==> flow/design.v (excerpt) <==
module MACRegister(
    input clk,
    input rst,
    input [1:0] opcode,
    input [15:0] a,
    input [15:0] b,
    output [31:0] dataOut
    );
Size in the first run: ~32 flip-flops, ~68 I/O pins.
==> flow/config.mk <==
export PLATFORM = sky130hd
export DESIGN_NAME = MACRegister
export DESIGN_NICKNAME = MACRegister
export VERILOG_FILES = /design/flow/design.v
export SDC_FILE = /design/flow/constraint.sdc
export NUM_CORES = 4
export LEC_CHECK = 0
export ABC_AREA = 1
export CAP_MARGIN = 10
export CELL_PAD_IN_SITES_GLOBAL_PLACEMENT = 1
export CORE_ASPECT_RATIO = 1.38
export CORE_MARGIN = 2
export CORE_UTILIZATION = 54
export CTS_CLUSTER_DIAMETER = 102
export CTS_CLUSTER_SIZE = 88
export PLACE_DENSITY = 0.42
export SETUP_SLACK_MARGIN = -1.61
export SLEW_MARGIN = 35
export TNS_END_PERCENT = 25
==> flow/constraint.sdc <==
create_clock -name core_clock -period 21.5 [get_ports {clk}]
set_input_delay 4.3000 -clock core_clock [delete_from_list [all_inputs] [get_ports {clk}]]
set_output_delay 4.3000 -clock core_clock [all_outputs]
set_load 0.01 [all_outputs]
run.sh (not shown) runs the stock make flow with config.mk's settings and CLKGATE_MAP_FILE=.
Next try:
Settings changed: ABC_AREA 1 to default, CAP_MARGIN 10 to 20, CELL_PAD_IN_SITES_DETAIL_PLACEMENT from default to 1, CELL_PAD_IN_SITES_GLOBAL_PLACEMENT 1 to 2, CORE_ASPECT_RATIO 1.38 to 0.98, CORE_MARGIN 2 to 6, CTS_CLUSTER_DIAMETER 102 to 390, MAX_ROUTING_LAYER from default to met4, PLACE_DENSITY 0.42 to default, PLACE_DENSITY_LB_ADDON from default to 0.08, SETUP_SLACK_MARGIN -1.61 to 2.54, SLEW_MARGIN 35 to 25, TNS_END_PERCENT 25 to 75.
=> The changed run ran to the end with no violations. Final area falls by 1.9%. Global-route usage increases by 0.77 points. Routed wire length came out higher by 11%. Worst hold slack gets worse by 0.052 ns. Non-clock buffer count is lower by 5. Via count decreases by about 5.4%.
Next try:
Settings changed: CAP_MARGIN 20 to 0, CELL_PAD_IN_SITES_GLOBAL_PLACEMENT 2 to 1, CORE_MARGIN 6 to 7, GPL_TIMING_DRIVEN from default to 0, MAX_ROUTING_LAYER met4 to met5, SETUP_SLACK_MARGIN 2.54 to -0.87.
What happened:
- count of clock-buffer cells in the layout is unchanged
- fmax fell by roughly a tenth
- wire length rose by about a fifth
Next try:
Settings changed: CAP_MARGIN 0 to 20, CELL_PAD_IN_SITES_DETAIL_PLACEMENT 1 to default, CELL_PAD_IN_SITES_GLOBAL_PLACEMENT 1 to default, CORE_ASPECT_RATIO 0.98 to default, CORE_MARGIN 7 to 2, CORE_UTILIZATION 54 to 70, CTS_CLUSTER_DIAMETER 390 to default, CTS_CLUSTER_SIZE 88 to 13, GPL_TIMING_DRIVEN 0 to default, MAX_ROUTING_LAYER met5 to default, PLACE_DENSITY_LB_ADDON 0.08 to default, SETUP_SLACK_MARGIN -0.87 to default, SLEW_MARGIN 25 to 20, TNS_END_PERCENT 75 to default.
Clock period 21.5 ns to 5.45 ns, I/O delays scaled along.
Outcome: This time the run completed, yet does not pass: negative setup slack. Design area rises by 7.5%. Flip-flop count does not change. Via count hardly moves. Hold slack gets better by 0.0040 ns.
Next try:
Settings changed: CAP_MARGIN 20 to 0, CORE_UTILIZATION 70 to 72, CTS_CLUSTER_DIAMETER from default to 378, PLACE_DENSITY from default to 0.64, SETUP_SLACK_MARGIN from default to 0.72.
Result: The changed run finished but fails on negative setup slack. Design area grows by 1.1%. Wire length grows by 10%. Utilization grows by 2.4 points. Sequential cell count does not change. Count of clock-buffer cells in the layout grows by 1. Worst setup slack gets worse by 0.049 ns. Register-to-register slack gets better by 0.10 ns. Final cell count grows by 0.42%.
Next try:
Settings changed: CAP_MARGIN 0 to 40, CTS_CLUSTER_DIAMETER 378 to 159, CTS_CLUSTER_SIZE 13 to default, PLACE_DENSITY 0.64 to default, SETUP_SLACK_MARGIN 0.72 to -0.49.
Clock period 5.45 ns to 15.3 ns, I/O delays scaled along.
Result: The changed run finished with negative setup slack left; cell count fell by 3.8%; clock-buffer cell count shrinks by 1; global-route usage is lower by 3.8 points; flip-flop count does not change; utilization came out lower by 5.3 points; synthesized cell count does not change; area after synthesis stays the same; worst setup slack gains 7.8 ns.
